==> 09-24 <==
Design RNG, start of the top module:
module RNG(
    input               CLK,
    input               RST,
    input               RND_IN,
    output reg [7:0]    OUT,
    output reg          WE,
    input               FULL
);
==> flow/config.mk <==
export PLATFORM = sky130hd
export DESIGN_NAME = RNG
export DESIGN_NICKNAME = RNG
export VERILOG_FILES = /design/flow/design.v
export SDC_FILE = /design/flow/constraint.sdc
export NUM_CORES = 4
export LEC_CHECK = 0
export CAP_MARGIN = 20
export CORE_MARGIN = 2
export CORE_UTILIZATION = 72
export CTS_CLUSTER_DIAMETER = 396
export CTS_CLUSTER_SIZE = 15
export PLACE_DENSITY = 0.36
export SETUP_SLACK_MARGIN = -0.19
export SLEW_MARGIN = 40
==> flow/constraint.sdc <==
create_clock -name core_clock -period 2.07 [get_ports {CLK}]
set_input_delay 0.4140 -clock core_clock [delete_from_list [all_inputs] [get_ports {CLK}]]
set_output_delay 0.4140 -clock core_clock [all_outputs]
set_load 0.01 [all_outputs]
run.sh (not shown) runs the stock make flow with config.mk's settings and CLKGATE_MAP_FILE=.
==> inputs of 01-07, as changes to 09-24 <==
Settings changed: CELL_PAD_IN_SITES_GLOBAL_PLACEMENT set to 1, CORE_MARGIN 2 to 7, CORE_UTILIZATION 72 to 40, CTS_CLUSTER_DIAMETER 396 to 69, CTS_CLUSTER_SIZE 15 to not set, GPL_ROUTABILITY_DRIVEN set to 1, HOLD_SLACK_MARGIN set to 0.26, PLACE_DENSITY 0.36 to not set, SETUP_SLACK_MARGIN -0.19 to not set, SLEW_MARGIN 40 to 20.
==> flow/constraint.sdc (replaced) <==
create_clock -name core_clock -period 3.12 [get_ports {CLK}]
set_input_delay 0.6240 -clock core_clock [delete_from_list [all_inputs] [get_ports {CLK}]]
set_output_delay 0.6240 -clock core_clock [all_outputs]
set_load 0.01 [all_outputs]
==> results.toml <==
# flow metrics
[run_status]
status = "no timing/DRC/antenna violations"

[grt]
grt_max_degree = 224
met3_usage_pct = 2.647

[setup_path]
worstPathRequired_ps = 3680
crit_fanout = 32

[detailed_routing]
met3_length_um = 8060

[floorplan]
taps = 2204

[layout]
utilization_pct = 45.85

[job]
tool_warnings = 49

[clock_network]
clk_pin_slew_worst_paths_ps = 60
Source of the figures above: 01-07

==> results.toml <==
# flow metrics
[sta]
setup_viol = 2590
layout_setup_ws_ps = -402.5

[detailed_routing]
met3_length_um = 18120

[run_status]
status = "complete, but fails checks"
violations = "negative setup slack"

[job]
tool_warnings = 54

[setup_path]
crit_fanout = 8
worstPathRequired_ps = 2530

[floorplan]
taps = 1243

[grt]
grt_max_degree = 211
Source of the figures above: 09-24


==> inputs of v11 <==
RNG again, from the RTL that the note above started with.
make LEC_CHECK=0 ABC_AREA=0 CAP_MARGIN=20 CELL_PAD_IN_SITES_DETAIL_PLACEMENT=1 CORE_MARGIN=2 CORE_UTILIZATION=40 PLACE_DENSITY_LB_ADDON=0.05 SETUP_SLACK_MARGIN=0.81 SLEW_MARGIN=40 TNS_END_PERCENT=100 finish   # period 3.17 ns
==> v31: changes against v11 <==
Settings changed: ABC_AREA 0 to default, CELL_PAD_IN_SITES_GLOBAL_PLACEMENT from default to 3, CORE_ASPECT_RATIO from default to 0.5, CORE_UTILIZATION 40 to 57, CTS_CLUSTER_DIAMETER from default to 332, CTS_CLUSTER_SIZE from default to 90, PLACE_DENSITY from default to 0.35, PLACE_DENSITY_LB_ADDON 0.05 to default, SETUP_SLACK_MARGIN 0.81 to default, SLEW_MARGIN 40 to 20, TNS_END_PERCENT 100 to default.
==> flow/constraint.sdc (replaced) <==
create_clock -name core_clock -period 5.0 [get_ports {CLK}]
set_input_delay 1.0000 -clock core_clock [delete_from_list [all_inputs] [get_ports {CLK}]]
set_output_delay 1.0000 -clock core_clock [all_outputs]
set_load 0.01 [all_outputs]
==> v20: changes against v11 <==
Settings changed: ABC_AREA 0 to default, CELL_PAD_IN_SITES_DETAIL_PLACEMENT 1 to default, CORE_UTILIZATION 40 to 66, PLACE_DENSITY from default to 0.6, PLACE_DENSITY_LB_ADDON 0.05 to default, SETUP_SLACK_MARGIN 0.81 to default, SLEW_MARGIN 40 to 20, TNS_END_PERCENT 100 to default.
==> flow/constraint.sdc (replaced) <==
create_clock -name core_clock -period 2.02 [get_ports {CLK}]
set_input_delay 0.4040 -clock core_clock [delete_from_list [all_inputs] [get_ports {CLK}]]
set_output_delay 0.4040 -clock core_clock [all_outputs]
set_load 0.01 [all_outputs]
==> notes <==
- v31 ended with an error in global placement without I/O (3_1_place_gp_skip_io). v20 completed, yet does not pass: setup timing. v11 passed the timing, design-rule and antenna checks.
- In v11 the power is smaller than in v20, by 35%.
- In synthesized cell count, v11 and v20 do not differ.
- Global-route usage: v20 is higher than v11 (9.6 points).
- Between v11 and v20, the lower non-clock buffer count is in v11 (gap 218).
- Between v20 and v11, the lower critical path depth is in v20 (gap 3).
- Of v11 and v20, v11 has the higher wire length (gap 16%, measured against v20).
- Of v20 and v31, v31 has the higher die size (gap about 14%, measured against v31).
- In v11 the utilization is lower than in v20, by 32 points.
- Register-to-register slack: v20 is lower than v11 (1.1 ns).
==> figures <==
Via count of the first global-routing pass: v20 43700; v11 45600; v31 -
Clock buffers created by TritonCTS: v20 159; v11 180; v31 -
Top routing layer in use: v20 met4; v11 met4; v31 -
Number of clock buffer instances in the layout: v20 200; v11 223; v31 -
Met3 capacity usage during global routing: v20 0.0535; v11 0.0298; v31 -
Remaining max-slew budget at the tightest pin: v20 0.444; v11 0.424; v31 -
Worst-path fanout max: v20 16; v11 8; v31 -
Setup repair after global routing missed its margin: v20 true; v11 true; v31 -
CTS tree: v20 yes; v11 yes; v31 -
Clock distribution area overhead in the final layout: v20 0.0646; v11 0.0692; v31 -
Non-clock buffer share of cell area: v20 0.0885; v11 0.0565; v31 -
Status: v20 complete, but fails checks; v11 finished clean; v31 did not finish
Failing step: v20 -; v11 -; v31 global placement without I/O (3_1_place_gp_skip_io)
Layout check failures: v20 setup timing; v11 -; v31 -
Clock skew after layout: v20 0.0294 ns; v11 0.0314 ns; v31 -
Crit path buf inv count: v20 4; v11 6; v31 -
Share of power burned in registers: v20 0.542; v11 0.528; v31 -
Number of nets in the finished design: v20 6314; v11 6118; v31 -
Row count: v20 116; v11 150; v31 88
Pin count of the biggest net entering global routing: v20 179; v11 182; v31 -
Leak pwr: v20 35.6 nW; v11 34.5 nW; v31 -
Count of pins over their slew limit: v20 0; v11 0; v31 -

==> run E <==
RNG again, from the RTL that the note above started with.
// RNG
module RNG(
    input               CLK,
    input               RST,
    input               RND_IN,
    output reg [7:0]    OUT,
    output reg          WE,
    input               FULL
);
clock: 2.42 ns
lec_check: 0
cap_margin: 20
cell_pad_in_sites_detail_placement: 0
core_aspect_ratio: 0.73
core_margin: 2
core_utilization: 72
cts_cluster_diameter: 370
cts_cluster_size: 26
gpl_timing_driven: 1
max_routing_layer: met5
place_density_lb_addon: 0.05
setup_slack_margin: 0.72
slew_margin: 40
==> run H: changes against run E <==
CELL_PAD_IN_SITES_DETAIL_PLACEMENT = unset   (was 0)
CORE_ASPECT_RATIO = unset   (was 0.73)
CORE_UTILIZATION = 40   (was 72)
CTS_CLUSTER_DIAMETER = unset   (was 370)
CTS_CLUSTER_SIZE = unset   (was 26)
GPL_TIMING_DRIVEN = unset   (was 1)
MAX_ROUTING_LAYER = unset   (was met5)
PLACE_DENSITY = 0.6   (was unset)
PLACE_DENSITY_LB_ADDON = unset   (was 0.05)
SETUP_SLACK_MARGIN = unset   (was 0.72)
SLEW_MARGIN = 20   (was 40)
==> flow/constraint.sdc (replaced) <==
create_clock -name core_clock -period 5.0 [get_ports {CLK}]
set_input_delay 1.0000 -clock core_clock [delete_from_list [all_inputs] [get_ports {CLK}]]
set_output_delay 1.0000 -clock core_clock [all_outputs]
set_load 0.01 [all_outputs]
==> results <==
Outcome: run E failed layout checks; run H finished clean
Reasons for failing layout checks: run E negative setup slack; run H -
Global router's overall resource usage: run E 35.1%; run H 19.1%
Minimum setup slack among reg-to-reg paths: run E -0.14 ns; run H 1.43 ns
Topmost layer with routed signal wires: run E met5; run H met4
Relative slew slack: run E 42.8%; run H 20.2%
Buffer share of cell area: run E 7.72%; run H 1.38%
Number of antenna violations at the first check in global routing: run E 5; run H 1
Number of cells upsized or downsized after cts: run E 199; run H 0
Cell area after layout: run E 76400 um^2; run H 74400 um^2
Worst slack at placement: run E -0.213 ns; run H 1.12 ns
Sequential group power: run E 30.5 mW; run H 14.8 mW
Cell-internal power: run E 36.4 mW; run H 21.7 mW
Clock network area share: run E 2.64%; run H 6.95%
Timing-limited maximum frequency: run E 390 MHz; run H 280 MHz
Floorplan row count: run E 95; run H 150
GR Util met3: run E 7.56%; run H 2.74%
Total number of vias: run E 45.6k; run H 42.7k
Total die area: run E 95500 um^2; run H 171000 um^2
Signal arrival time at the worst endpoint: run E 3.03 ns; run H 3.99 ns

==> inputs of tundra <==
Starting RTL as in the previous note.
export LEC_CHECK = 0
export CAP_MARGIN = 20
export CELL_PAD_IN_SITES_DETAIL_PLACEMENT = 0
export CORE_ASPECT_RATIO = 0.73
export CORE_MARGIN = 2
export CORE_UTILIZATION = 72
export CTS_CLUSTER_DIAMETER = 370
export CTS_CLUSTER_SIZE = 15
export GPL_TIMING_DRIVEN = 1
export MAX_ROUTING_LAYER = met5
export PLACE_DENSITY_LB_ADDON = 0.05
export SETUP_SLACK_MARGIN = 0.72
export SLEW_MARGIN = 40
create_clock -name core_clock -period 2.42 [get_ports {CLK}]
==> harbor: changes against tundra <==
- CELL_PAD_IN_SITES_DETAIL_PLACEMENT: 0 -> not set
- CORE_ASPECT_RATIO: 0.73 -> not set
- CORE_UTILIZATION: 72 -> 58
- CTS_CLUSTER_DIAMETER: 370 -> not set
- CTS_CLUSTER_SIZE: 15 -> not set
- GPL_TIMING_DRIVEN: 1 -> not set
- MAX_ROUTING_LAYER: met5 -> not set
- PLACE_DENSITY_LB_ADDON: 0.05 -> not set
- SETUP_SLACK_MARGIN: 0.72 -> not set
- SLEW_MARGIN: 40 -> 20
==> flow/constraint.sdc (replaced) <==
create_clock -name core_clock -period 2.65 [get_ports {CLK}]
set_input_delay 0.5300 -clock core_clock [delete_from_list [all_inputs] [get_ports {CLK}]]
set_output_delay 0.5300 -clock core_clock [all_outputs]
set_load 0.01 [all_outputs]
==> qor summary <==
| quantity | tundra | harbor |
|---|---|---|
| Run status | finished with violations | complete, no violations |
| Layout check failures | setup timing | - |
| Utilization of the core after routing | 0.833 | 0.671 |
| Pwr per Cell Area | 649 nW/um2 | 677 nW/um2 |
| Crit path from | i_cnt[11]$_SDFFE_PN0P_ | i_cnt[0]$_SDFFE_PN0P_ |
| Final critical delay including setup and external delays | 2570 ps | 2610 ps |
| Worst Reg-to-Reg Cells | 11 | 10 |
| Reg-to-reg startpoint | i_cnt[11]$_SDFFE_PN0P_ | i_cnt[0]$_SDFFE_PN0P_ |
| Total power after layout | 49.8 mW | 52.0 mW |
| PostCTS Resize Cnt | 126 | 44 |
| Number of well taps | 1212 | 1512 |
| Met1 Wirelength | 65.6 mm | 74.1 mm |
| Logic cell area | 18100 um2 | 17500 um2 |
| Worst-Margin Slew | 814 ps | 988 ps |
| Die Y | 265 um | 344 um |
| Filler Cell Count | 4849 | 8785 |
| Average wire per standard cell | 22.6 um | 21.3 um |
| Final setup violation count | 840 | 0 |

==> inputs of build 23 <==
Starting RTL as in the previous note.
## RNG
module RNG(
    input               CLK,
    input               RST,
    input               RND_IN,
    output reg [7:0]    OUT,
    output reg          WE,
    input               FULL
);
reg [7:0]           RND_DAT;
reg [2:0]           RND_SHIFT;
reg                 RND_CNT;
reg [15:0]          start;
reg                 tog;
reg                 rd;
reg                 rd_ok;
reg                 init;
reg [63:0]          l0_0;
reg [64:0]          l0_1;
reg [65:0]          l0_2;
reg [63:0]          l1_0;
reg [64:0]          l1_1;
reg [65:0]          l1_2;
reg [63:0]          l2_0;
reg [64:0]          l2_1;
reg [65:0]          l2_2;
reg [63:0]          l3_0;
reg [64:0]          l3_1;
reg [65:0]          l3_2;
reg [63:0]          l4_0;
reg [64:0]          l4_1;
reg [65:0]          l4_2;
reg [63:0]          l5_0;
reg [64:0]          l5_1;
reg [65:0]          l5_2;
reg [63:0]          l6_0;
reg [64:0]          l6_1;
reg [65:0]          l6_2;
reg [63:0]          l7_0;
reg [64:0]          l7_1;
reg [65:0]          l7_2;
reg [15:0]          i_cnt;
reg [3:0]           upd;
always @(posedge CLK)
begin
    if (!RST) begin
        rd_ok <= 0;
        i_cnt <= 0;
        init <= 0;
        upd <= 0;
        WE <= 0;
    end else begin
        if (init == 0) begin
            rd_ok <= 0;
            if (i_cnt == 208)
                init = 1;
            else if (rd == 1) begin
                rd_ok <= 1;
                i_cnt <= i_cnt + 1;
                case (i_cnt)
                    0:   l0_0[7:0]   <= RND_DAT;
                    1:   l0_0[15:8]  <= RND_DAT;
                    2:   l0_0[23:16] <= RND_DAT;
                    3:   l0_0[31:24] <= RND_DAT;
                    4:   l0_0[39:32] <= RND_DAT;
                    5:   l0_0[47:40] <= RND_DAT;
                    6:   l0_0[55:48] <= RND_DAT;
                    7:   l0_0[63:56] <= RND_DAT;
                    8:   l0_1[7:0]   <= RND_DAT;
                    9:   l0_1[15:8]  <= RND_DAT;
  ...
clock: 2.42 ns
lec_check: 0
abc_area: 1
cap_margin: 20
cell_pad_in_sites_detail_placement: 1
cell_pad_in_sites_global_placement: 1
core_aspect_ratio: 1.59
core_margin: 2
core_utilization: 50
cts_cluster_diameter: 94
cts_cluster_size: 26
gpl_timing_driven: 1
max_routing_layer: met5
place_density_lb_addon: 0.07
slew_margin: 0
tns_end_percent: 15
==> inputs of build 42, as changes to build 23 <==
ABC_AREA = default   (was 1)
CELL_PAD_IN_SITES_DETAIL_PLACEMENT = default   (was 1)
CELL_PAD_IN_SITES_GLOBAL_PLACEMENT = default   (was 1)
CORE_ASPECT_RATIO = default   (was 1.59)
CORE_UTILIZATION = 72   (was 50)
CTS_CLUSTER_DIAMETER = default   (was 94)
CTS_CLUSTER_SIZE = 42   (was 26)
GPL_TIMING_DRIVEN = default   (was 1)
MAX_ROUTING_LAYER = default   (was met5)
PLACE_DENSITY_LB_ADDON = default   (was 0.07)
SLEW_MARGIN = 20   (was 0)
TNS_END_PERCENT = default   (was 15)
==> flow/constraint.sdc (replaced) <==
create_clock -name core_clock -period 3.8 [get_ports {CLK}]
set_input_delay 0.7600 -clock core_clock [delete_from_list [all_inputs] [get_ports {CLK}]]
set_output_delay 0.7600 -clock core_clock [all_outputs]
set_load 0.01 [all_outputs]
==> inputs of build 30, as changes to build 23 <==
ABC_AREA = default   (was 1)
CELL_PAD_IN_SITES_DETAIL_PLACEMENT = default   (was 1)
CELL_PAD_IN_SITES_GLOBAL_PLACEMENT = default   (was 1)
CORE_ASPECT_RATIO = default   (was 1.59)
CORE_UTILIZATION = 40   (was 50)
CTS_CLUSTER_DIAMETER = default   (was 94)
CTS_CLUSTER_SIZE = default   (was 26)
GPL_TIMING_DRIVEN = default   (was 1)
MAX_ROUTING_LAYER = default   (was met5)
PLACE_DENSITY = 0.6   (was default)
PLACE_DENSITY_LB_ADDON = default   (was 0.07)
SETUP_SLACK_MARGIN = 1.05   (was default)
SLEW_MARGIN = 20   (was 0)
TNS_END_PERCENT = default   (was 15)
==> flow/constraint.sdc (replaced) <==
create_clock -name core_clock -period 3.64 [get_ports {CLK}]
set_input_delay 0.7280 -clock core_clock [delete_from_list [all_inputs] [get_ports {CLK}]]
set_output_delay 0.7280 -clock core_clock [all_outputs]
set_load 0.01 [all_outputs]
==> qor summary <==
Non-clock inverter total of the final layout: build 30 22; build 42 22; build 23 121
Total length of routed met2 wires: build 30 75.7 mm; build 42 75.7 mm; build 23 90.6 mm
Net Switching: build 30 7.71 mW; build 42 7.09 mW; build 23 10.2 mW
Area of all placed cells without fillers: build 30 0.0770 mm²; build 42 0.0740 mm²; build 23 0.0746 mm²
Initial antenna violation count: build 30 2; build 42 2; build 23 7
Run status: build 30 complete, no violations; build 42 complete, no violations; build 23 complete, no violations
Timing endpoint of the critical path: build 30 l4_0[14]$_DFFE_PP_; build 42 l4_1[26]$_DFFE_PP_; build 23 l2_2[52]$_DFFE_PP_
Total core area: build 30 0.167 mm²; build 42 0.0919 mm²; build 23 0.133 mm²
Comb group: build 30 0.545 mW; build 42 0.535 mW; build 23 2.17 mW
Layout clock buffers: build 30 220; build 42 198; build 23 103
Areal power density over the cells: build 30 484 mW/mm²; build 42 479 mW/mm²; build 23 638 mW/mm²
Final clock period utilization by the worst path: build 30 0.718; build 42 0.820; build 23 0.976
R2R Setup Slk: build 30 1.03 ns; build 42 0.68 ns; build 23 0.06 ns
Max stage delay on crit path: build 30 0.46 ns; build 42 0.53 ns; build 23 0.34 ns
Share of total power in sequential cells: build 30 0.545; build 42 0.548; build 23 0.649
Final setup skew: build 30 0.0385 ns; build 42 0.0274 ns; build 23 0.0310 ns
Die outline area: build 30 0.171 mm²; build 42 0.0955 mm²; build 23 0.138 mm²
Max-area cell share: build 30 0.703; build 42 0.703; build 23 0.700
Routed wire length per instance: build 30 19.8 µm; build 42 21.9 µm; build 23 21.8 µm
Synthesized area divided by synthesized cell count: build 30 11.2 µm²; build 42 11.2 µm²; build 23 10.8 µm²
Clock-pin slew reported for the worst setup and hold paths after clock tree synthesis: build 30 0.06 ns; build 42 0.06 ns; build 23 0.11 ns
Pre-Repair DR Iteration Count: build 30 6; build 42 6; build 23 5
Power is estimated from default activity; no workload was simulated.
